Design cnm_top, start of the top module:
module cnm_top (
    input  logic               clk,
    input  logic               rst,
    input  logic               in_valid,
    input  logic signed [7:0]  rea,
    input  logic signed [7:0]  ima,
    input  logic signed [7:0]  req,
    input  logic signed [7:0]  imq,
    output logic               out_valid,
    output logic signed [15:0] rep,
    output logic signed [15:0] imp
);
make LEC_CHECK=0 ABC_AREA=1 CAP_MARGIN=35 CELL_PAD_IN_SITES_DETAIL_PLACEMENT=1 CELL_PAD_IN_SITES_GLOBAL_PLACEMENT=1 CORE_MARGIN=2 CORE_UTILIZATION=17 CTS_CLUSTER_DIAMETER=181 CTS_CLUSTER_SIZE=31 GPL_TIMING_DRIVEN=0 HOLD_SLACK_MARGIN=0.02 MAX_ROUTING_LAYER=met4 PLACE_DENSITY_LB_ADDON=0.16 SLEW_MARGIN=35 TNS_END_PERCENT=80 finish   # period 6.23 ns
run.sh (not shown) runs the stock make flow with config.mk's settings and CLKGATE_MAP_FILE=.
The first run finished but failed the layout checks on setup timing.
Next try:
- CAP_MARGIN: 35 -> 20
- CELL_PAD_IN_SITES_DETAIL_PLACEMENT: 1 -> default
- CELL_PAD_IN_SITES_GLOBAL_PLACEMENT: 1 -> default
- CORE_UTILIZATION: 17 -> 62
- CTS_CLUSTER_DIAMETER: 181 -> 373
- CTS_CLUSTER_SIZE: 31 -> 99
- GPL_TIMING_DRIVEN: 0 -> default
- HOLD_SLACK_MARGIN: 0.02 -> default
- MAX_ROUTING_LAYER: met4 -> default
- PLACE_DENSITY_LB_ADDON: 0.16 -> default
- SLEW_MARGIN: 35 -> 20
- TNS_END_PERCENT: 80 -> default
The new run produced a layout that fails on setup timing.
Routed wire length fell by 24%.
Worst setup slack gets better by 260 ps.
Non-clock buffer count is higher by 35.

* * *

## job 7719
cnm_top again, from the RTL that the note above started with.
## cnm_top
module cnm_top (
    input  logic               clk,
    input  logic               rst,
    input  logic               in_valid,
    input  logic signed [7:0]  rea,
    input  logic signed [7:0]  ima,
    input  logic signed [7:0]  req,
    input  logic signed [7:0]  imq,
    output logic               out_valid,
    output logic signed [15:0] rep,
    output logic signed [15:0] imp
);
==> flow/config.mk <==
export PLATFORM = sky130hd
export DESIGN_NAME = cnm_top
export DESIGN_NICKNAME = cnm_top
export VERILOG_FILES = /design/flow/design.v
export SDC_FILE = /design/flow/constraint.sdc
export NUM_CORES = 4
export LEC_CHECK = 0
export ABC_AREA = 1
export CAP_MARGIN = 40
export CELL_PAD_IN_SITES_DETAIL_PLACEMENT = 0
export CORE_MARGIN = 2
export CORE_UTILIZATION = 70
export CTS_CLUSTER_DIAMETER = 231
export CTS_CLUSTER_SIZE = 15
export GPL_TIMING_DRIVEN = 1
export SETUP_SLACK_MARGIN = -0.07
export SLEW_MARGIN = 40
export TNS_END_PERCENT = 20
==> flow/constraint.sdc <==
create_clock -name core_clock -period 1.47 [get_ports {clk}]
set_input_delay 0.2940 -clock core_clock [delete_from_list [all_inputs] [get_ports {clk}]]
set_output_delay 0.2940 -clock core_clock [all_outputs]
set_load 0.01 [all_outputs]
Job 7719: it failed with a tool error in clock tree synthesis, so there are no final results.
Here is what was changed in the inputs of job 3909 compared with job 7719.
Settings: swapping 15 for 73 in CTS_CLUSTER_SIZE; clearing CTS_CLUSTER_DIAMETER, which used to be 231; swapping 40 for 0 in CAP_MARGIN; clearing ABC_AREA, which used to be 1; putting PLACE_DENSITY_LB_ADDON at 0.01 where nothing was set; swapping 70 for 65 in CORE_UTILIZATION; swapping -0.07 for 1.19 in SETUP_SLACK_MARGIN; swapping 1.47 for 7.29 in the clock period (ns, I/O delays scaled along).
Results
The flow did not stop early for job 3909: all stages ran, and the layout cleared the timing, design-rule and antenna checks. Job 7719 → job 3909: summed standard-cell area reported by yosys fell 1100 um2; simple-gate area share of the yosys netlist now smaller; mean cell area of the mapped netlist has increased; share of synthesized cell area in and-or and or-and compound cells now sits higher.
--- input diff job 3909..job 3118 ---
Settings: swapping 0.01 for 0.0 in PLACE_DENSITY_LB_ADDON; putting CORE_ASPECT_RATIO at 0.88 where nothing was set; swapping 73 for 36 in CTS_CLUSTER_SIZE; swapping 1.19 for 1.7 in SETUP_SLACK_MARGIN; swapping 65 for 72 in CORE_UTILIZATION; swapping 7.29 for 6.67 in the clock period (ns, I/O delays scaled along).
Findings:
- Job 3118 never completed; the flow aborted with a tool error in global routing.
- Reported for job 3118 and job 3909, number of synthesized register bits turned out identical to the last digit.
- Against job 3909, job 3118 comes in 33 higher on post-cts repair resize count.
- NOTE: die area in job 3118 falls short of that of job 3909
- Cmp job 3118 and job 3909 / placed cell area / higher: job 3118
- From job 3909 to job 3118 the numbers moved as follows: number of buffers on the longest clock path comparable, detailed-placement wirelength estimate has increased, pre-CTS worst setup slack saw a decrease, cell count after placement now sits higher, post-CTS setup repair buffer count increased by 11 relative to the old numbers.
- Job 3118 — placeable core area about 9% lower, job 3909 as reference
- Die boundary width (higher): job 3118
Relative to job 3118, the following input files were edited for job 1116:
Settings: GPL_TIMING_DRIVEN removed (was 1); PLACE_DENSITY_LB_ADDON removed (was 0.0); TNS_END_PERCENT removed (was 20); CORE_UTILIZATION changed from 72 to 40; CTS_CLUSTER_SIZE removed (was 36); SLEW_MARGIN changed from 40 to 20; SETUP_SLACK_MARGIN removed (was 1.7); CELL_PAD_IN_SITES_DETAIL_PLACEMENT removed (was 0); CORE_ASPECT_RATIO removed (was 0.88); CAP_MARGIN changed from 0 to 20; the clock period (ns, I/O delays scaled along) changed from 6.67 to 7.0.
Job 1116 against job 3118; half-perimeter wire length of the detailed placement result is down by a few percent. Vertical die dimension sits higher in job 1116 than in job 3118. Share of the synthesized netlist area taken by xor and xnor gates came out exactly the same in job 1116 and job 3118. Cmp job 1116 and job 3118 / site row count / higher: job 1116. FAIL job 3118 @ global routing: tool exited with error. Having completed the whole flow, job 1116 delivered a layout that passed the timing, design-rule and antenna checks. Starting density of the core (higher): job 3118. Job 1116 vs. job 3118: post-place setup slack up 0.28 ns, die area up 77%, cell area reported after detailed placement down 2.6%, die outline width up 25%. Buffers inserted during post-CTS setup optimization down 72 in job 1116 wrt job 3118. When job 1116 is measured against job 3118, its post-cts sizing count turns out 163 lower.
